==> inputs of job 7688 <==
// main
module main(
    input clk,
    input rst,
    input btnl,
	 input btnd,
	 input btnr,
	 input btnp,
	 input [3:0] speed,
    output [7:0] led,
	 output [6:0] seg,
	 output [3:0] an
    );
==> flow/config.mk <==
export PLATFORM = sky130hd
export DESIGN_NAME = main
export DESIGN_NICKNAME = main
export VERILOG_FILES = /design/flow/design.v
export SDC_FILE = /design/flow/constraint.sdc
export NUM_CORES = 4
export LEC_CHECK = 0
export ABC_AREA = 0
export CAP_MARGIN = 30
export CELL_PAD_IN_SITES_GLOBAL_PLACEMENT = 0
export CORE_ASPECT_RATIO = 1.02
export CORE_MARGIN = 2
export CORE_UTILIZATION = 72
export CTS_CLUSTER_DIAMETER = 45
export MAX_ROUTING_LAYER = met4
export PLACE_DENSITY_LB_ADDON = 0.19
export SETUP_SLACK_MARGIN = 0.34
export SLEW_MARGIN = 0
==> flow/constraint.sdc <==
create_clock -name core_clock -period 2.54 [get_ports {clk}]
set_input_delay 0.5080 -clock core_clock [delete_from_list [all_inputs] [get_ports {clk}]]
set_output_delay 0.5080 -clock core_clock [all_outputs]
set_load 0.01 [all_outputs]
run.sh (not shown) runs the stock make flow with config.mk's settings and CLKGATE_MAP_FILE=.
==> job 7499 (differences from job 7688) <==
- CORE_ASPECT_RATIO: 1.02 -> 1.15
- CTS_CLUSTER_DIAMETER: 45 -> 183
- CTS_CLUSTER_SIZE: not set -> 14
- SETUP_SLACK_MARGIN: 0.34 -> not set
- SLEW_MARGIN: 0 -> 40
==> flow/constraint.sdc (replaced) <==
create_clock -name core_clock -period 2.25 [get_ports {clk}]
set_input_delay 0.4500 -clock core_clock [delete_from_list [all_inputs] [get_ports {clk}]]
set_output_delay 0.4500 -clock core_clock [all_outputs]
set_load 0.01 [all_outputs]
==> job 7795 (differences from job 7688) <==
- ABC_AREA: 0 -> 1
- CORE_ASPECT_RATIO: 1.02 -> 0.55
- CORE_MARGIN: 2 -> 5
- CORE_UTILIZATION: 72 -> 41
- CTS_CLUSTER_DIAMETER: 45 -> not set
- CTS_CLUSTER_SIZE: not set -> 26
- GPL_TIMING_DRIVEN: not set -> 0
- HOLD_SLACK_MARGIN: not set -> 0.22
- MIN_ROUTING_LAYER: not set -> met2
- SETUP_SLACK_MARGIN: 0.34 -> not set
==> flow/constraint.sdc (replaced) <==
create_clock -name core_clock -period 2.79 [get_ports {clk}]
set_input_delay 0.5580 -clock core_clock [delete_from_list [all_inputs] [get_ports {clk}]]
set_output_delay 0.5580 -clock core_clock [all_outputs]
set_load 0.01 [all_outputs]
==> job 6395 (differences from job 7688) <==
- CORE_ASPECT_RATIO: 1.02 -> 0.55
- CORE_UTILIZATION: 72 -> 57
- CTS_CLUSTER_DIAMETER: 45 -> not set
- PLACE_DENSITY_LB_ADDON: 0.19 -> 0.09
- SETUP_SLACK_MARGIN: 0.34 -> 0.89
==> flow/constraint.sdc (replaced) <==
create_clock -name core_clock -period 3.03 [get_ports {clk}]
set_input_delay 0.6060 -clock core_clock [delete_from_list [all_inputs] [get_ports {clk}]]
set_output_delay 0.6060 -clock core_clock [all_outputs]
set_load 0.01 [all_outputs]
==> qor summary <==
	job 7688	job 7795	job 7499	job 6395
Outcome	complete, no violations	complete, no violations	finished with violations	complete, no violations
Reasons for failing layout checks	-	-	setup timing	-
Clock group share of total power	49.0%	44.0%	42.0%	44.3%
GRT Resource Usage Total	29.8%	22.8%	27.9%	22.4%
Post-synthesis instance area	8520 um^2	8810 um^2	8520 um^2	8520 um^2
Most common cell in the synthesized netlist	dfxtp_1	nand2_1	dfxtp_1	dfxtp_1
And-or/or-and share of the synthesized area	9.03%	9.46%	9.03%	9.03%
Worst stage delay on the critical path	0.37 ns	0.40 ns	0.45 ns	0.38 ns
Area reported by Yosys stat	8520 um^2	8810 um^2	8520 um^2	8520 um^2
Yosys top cell area share	47.2%	45.7%	47.2%	47.2%
Vias in the first global route	6844	10400	6696	6312
HPWL reported at the end of detailed placement	11.0 mm	12.2 mm	11.4 mm	11.2 mm
Ratio of final minimum period to clock period	90.9%	79.3%	107%	74.8%
Capture point of the worst path	comparador.cambio[2]	comparador.cambio[0]	comparador.cambio[3]	comparador.cambio[0]
End point of the worst hold path	led[4]	cappuc.signal_sync_1	fsm.state[0]	cappuc.signal_sync_1
Combinational-cell power consumption	0.117 mW	0.143 mW	0.132 mW	0.0988 mW
Met1 Use GR	33.2%	0%	31.6%	29.3%
Worst Reg2Reg Path Length in Cells	10	14	8	10
Startpoint of the worst hold path	rst	cappuc.signal_sync_0	rst	cappuc.signal_sync_0
Number of buffers other than clock buffers in the final layout	44	41	55	55
Met2 WL	9.45 mm	8.81 mm	9.22 mm	7.55 mm
Worst-path fanout max	5	6	6	5
Net switching share of the total power	20.3%	22.1%	20.4%	20.3%
# fillers	646	2105	654	1141

==> 09-22 <==
main again, from the RTL that the note above started with.
==> flow/design.v (excerpt) <==
module main(
    input clk,
    input rst,
    input btnl,
	 input btnd,
	 input btnr,
	 input btnp,
	 input [3:0] speed,
    output [7:0] led,
	 output [6:0] seg,
	 output [3:0] an
    );
export LEC_CHECK = 0
export CAP_MARGIN = 20
export CORE_MARGIN = 2
export CORE_UTILIZATION = 72
export CTS_CLUSTER_DIAMETER = 210
export CTS_CLUSTER_SIZE = 14
export HOLD_SLACK_MARGIN = 0.29
export PLACE_DENSITY_LB_ADDON = 0.27
export SETUP_SLACK_MARGIN = 0.4
export SLEW_MARGIN = 20
create_clock -name core_clock -period 2.34 [get_ports {clk}]
==> 06-18 (differences from 09-22) <==
==> flow/config.mk (replaced) <==
export PLATFORM = sky130hd
export DESIGN_NAME = main
export DESIGN_NICKNAME = main
export VERILOG_FILES = /design/flow/design.v
export SDC_FILE = /design/flow/constraint.sdc
export NUM_CORES = 4
export LEC_CHECK = 0
export ABC_AREA = 0
export CAP_MARGIN = 30
export CELL_PAD_IN_SITES_GLOBAL_PLACEMENT = 0
export CORE_ASPECT_RATIO = 1.02
export CORE_MARGIN = 2
export CORE_UTILIZATION = 72
export CTS_CLUSTER_DIAMETER = 45
export MAX_ROUTING_LAYER = met4
export PLACE_DENSITY_LB_ADDON = 0.19
export SETUP_SLACK_MARGIN = 0.16
export SLEW_MARGIN = 0
==> flow/constraint.sdc (replaced) <==
create_clock -name core_clock -period 2.27 [get_ports {clk}]
set_input_delay 0.4540 -clock core_clock [delete_from_list [all_inputs] [get_ports {clk}]]
set_output_delay 0.4540 -clock core_clock [all_outputs]
set_load 0.01 [all_outputs]
==> 09-20 (differences from 09-22) <==
==> flow/config.mk (replaced) <==
export PLATFORM = sky130hd
export DESIGN_NAME = main
export DESIGN_NICKNAME = main
export VERILOG_FILES = /design/flow/design.v
export SDC_FILE = /design/flow/constraint.sdc
export NUM_CORES = 4
export LEC_CHECK = 0
export CAP_MARGIN = 20
export CELL_PAD_IN_SITES_DETAIL_PLACEMENT = 1
export CORE_ASPECT_RATIO = 0.51
export CORE_MARGIN = 5
export CORE_UTILIZATION = 40
export SLEW_MARGIN = 20
==> flow/constraint.sdc (replaced) <==
create_clock -name core_clock -period 10.0 [get_ports {clk}]
set_input_delay 2.0000 -clock core_clock [delete_from_list [all_inputs] [get_ports {clk}]]
set_output_delay 2.0000 -clock core_clock [all_outputs]
set_load 0.01 [all_outputs]
==> comparison table <==
Register area: 06-18 4050 sq um; 09-22 4050 sq um; 09-20 4020 sq um
Post-detailed-route via-to-cell ratio: 06-18 5.90; 09-22 6.02; 09-20 5.07
Total number of warnings across the stage logs: 06-18 40; 09-22 40; 09-20 37
GR Layer Usage met3: 06-18 0.0399; 09-22 0.0348; 09-20 0.0370
Internal Dissipation: 06-18 0.00581 W; 09-22 0.00494 W; 09-20 0.00127 W
Post-CTS resize count: 06-18 18; 09-22 20; 09-20 0
Result of the run: 06-18 no timing/DRC/antenna violations; 09-22 no timing/DRC/antenna violations; 09-20 no timing/DRC/antenna violations
Largest incremental delay on the critical path: 06-18 0.39 ns; 09-22 0.41 ns; 09-20 0.63 ns
Utilization after layout: 06-18 0.858; 09-22 0.853; 09-20 0.458
Instance count on the critical path: 06-18 10; 09-22 10; 09-20 6
Place WS: 06-18 -0.0577 ns; 09-22 0.134 ns; 09-20 5.60 ns
Critical path required time: 06-18 2.63 ns; 09-22 2.68 ns; 09-20 10.38 ns
Die span in x: 06-18 112 microns; 09-22 113 microns; 09-20 214 microns
Multi-input gate share of the layout cell area: 06-18 0.436; 09-22 0.454; 09-20 0.438
Arrival @ worst endpoint: 06-18 2.55 ns; 09-22 2.61 ns; 09-20 4.22 ns
Setup slack of the worst register-to-register path: 06-18 0.07 ns; 09-22 0.07 ns; 09-20 7.25 ns
Pwr/cell area: 06-18 733 nW/um^2; 09-22 638 nW/um^2; 09-20 166 nW/um^2
Critical path startpoint category: 06-18 flop; 09-22 flop; 09-20 input pin
Min-Delay Startpoint: 06-18 rst; 09-22 rst; 09-20 cappuc.signal_sync_0

==> v20 <==
Starting RTL as in the previous note.
clock: 2.25 ns
lec_check: 0
abc_area: 0
cap_margin: 30
cell_pad_in_sites_global_placement: 0
core_aspect_ratio: 1.15
core_margin: 2
core_utilization: 72
cts_cluster_diameter: 183
cts_cluster_size: 14
max_routing_layer: met4
place_density_lb_addon: 0.04
setup_slack_margin: 0.17
slew_margin: 40
==> inputs of v34, as changes to v20 <==
==> flow/config.mk (replaced) <==
export PLATFORM = sky130hd
export DESIGN_NAME = main
export DESIGN_NICKNAME = main
export VERILOG_FILES = /design/flow/design.v
export SDC_FILE = /design/flow/constraint.sdc
export NUM_CORES = 4
export LEC_CHECK = 0
export CAP_MARGIN = 20
export CORE_MARGIN = 2
export CORE_UTILIZATION = 40
export SLEW_MARGIN = 20
==> flow/constraint.sdc (replaced) <==
create_clock -name core_clock -period 4.05 [get_ports {clk}]
set_input_delay 0.8100 -clock core_clock [delete_from_list [all_inputs] [get_ports {clk}]]
set_output_delay 0.8100 -clock core_clock [all_outputs]
set_load 0.01 [all_outputs]
==> inputs of v36, as changes to v20 <==
==> flow/config.mk (replaced) <==
export PLATFORM = sky130hd
export DESIGN_NAME = main
export DESIGN_NICKNAME = main
export VERILOG_FILES = /design/flow/design.v
export SDC_FILE = /design/flow/constraint.sdc
export NUM_CORES = 4
export LEC_CHECK = 0
export ABC_AREA = 0
export CAP_MARGIN = 30
export CELL_PAD_IN_SITES_GLOBAL_PLACEMENT = 0
export CORE_ASPECT_RATIO = 0.55
export CORE_MARGIN = 5
export CORE_UTILIZATION = 41
export CTS_CLUSTER_SIZE = 26
export GPL_TIMING_DRIVEN = 0
export HOLD_SLACK_MARGIN = 0.22
export MAX_ROUTING_LAYER = met4
export MIN_ROUTING_LAYER = met2
export PLACE_DENSITY_LB_ADDON = 0.19
export SETUP_SLACK_MARGIN = 0.24
export SLEW_MARGIN = 0
==> flow/constraint.sdc (replaced) <==
create_clock -name core_clock -period 2.79 [get_ports {clk}]
set_input_delay 0.5580 -clock core_clock [delete_from_list [all_inputs] [get_ports {clk}]]
set_output_delay 0.5580 -clock core_clock [all_outputs]
set_load 0.01 [all_outputs]
==> inputs of v27, as changes to v20 <==
==> flow/config.mk (replaced) <==
export PLATFORM = sky130hd
export DESIGN_NAME = main
export DESIGN_NICKNAME = main
export VERILOG_FILES = /design/flow/design.v
export SDC_FILE = /design/flow/constraint.sdc
export NUM_CORES = 4
export LEC_CHECK = 0
export CAP_MARGIN = 20
export CORE_MARGIN = 2
export CORE_UTILIZATION = 72
export CTS_CLUSTER_DIAMETER = 210
export PLACE_DENSITY_LB_ADDON = 0.27
export SETUP_SLACK_MARGIN = 0.2
export SLEW_MARGIN = 20
==> flow/constraint.sdc (replaced) <==
create_clock -name core_clock -period 2.34 [get_ports {clk}]
set_input_delay 0.4680 -clock core_clock [delete_from_list [all_inputs] [get_ports {clk}]]
set_output_delay 0.4680 -clock core_clock [all_outputs]
set_load 0.01 [all_outputs]
==> results <==
metric	v36	v27	v20	v34
Outcome	no timing/DRC/antenna violations	no timing/DRC/antenna violations	finished with violations	no timing/DRC/antenna violations
Violated checks	-	-	negative setup slack	-
Num tapcells	287	143	154	275
CP Depth	9	10	10	8
Leakage power summed over all cells	0.00357 uW	0.00367 uW	0.00361 uW	0.00355 uW
Maximum number of pins on one net before global-route repair	15	37	63	63
Non-clock buffer area fraction after layout	3.98%	4.62%	5.56%	2.77%
Number of OpenROAD warnings	38	39	41	37
Combinational power	115 uW	-	133 uW	68.9 uW
Full die area	23900 um2	12700 um2	12700 um2	22500 um2
Worst setup slack after placement	7.60 ps	56.4 ps	34.4 ps	1170 ps
Post-CTS Setup Inserts	0	8	15	0
Final-layout setup total negative slack	0 ps	0 ps	-551 ps	0 ps
Launch point of the worst reg-to-reg path	fsm.state[1]$_SDFF_PP0_	cappuc.signal_state$_SDFFE_PP0P_	cappuc.signal_state$_SDFFE_PP0P_	mocca.signal_state$_SDFFE_PP0P_
Routability-driven placement congestion ratio	0.882	0.878	0.868	0.840
Non-clock buffer total of the final layout	54	53	63	28
DRC marker count from the first detailed-route iteration	638	480	375	273
Via count of the first global-routing pass	9466	6816	6810	5800
CP max-delay cell	sky130_fd_sc_hd__or3b_2	sky130_fd_sc_hd__dfxtp_4	sky130_fd_sc_hd__dfxtp_4	sky130_fd_sc_hd__nor4_1
Floorplan Core Area	20600 um2	11500 um2	11500 um2	21000 um2
Die height	117 um	113 um	121 um	150 um
Setup slack on the worst flop-to-flop path	340 ps	140 ps	-140 ps	1500 ps
DR pass1 iterations	5	7	5	4
Power and IR drop assume default switching activity.
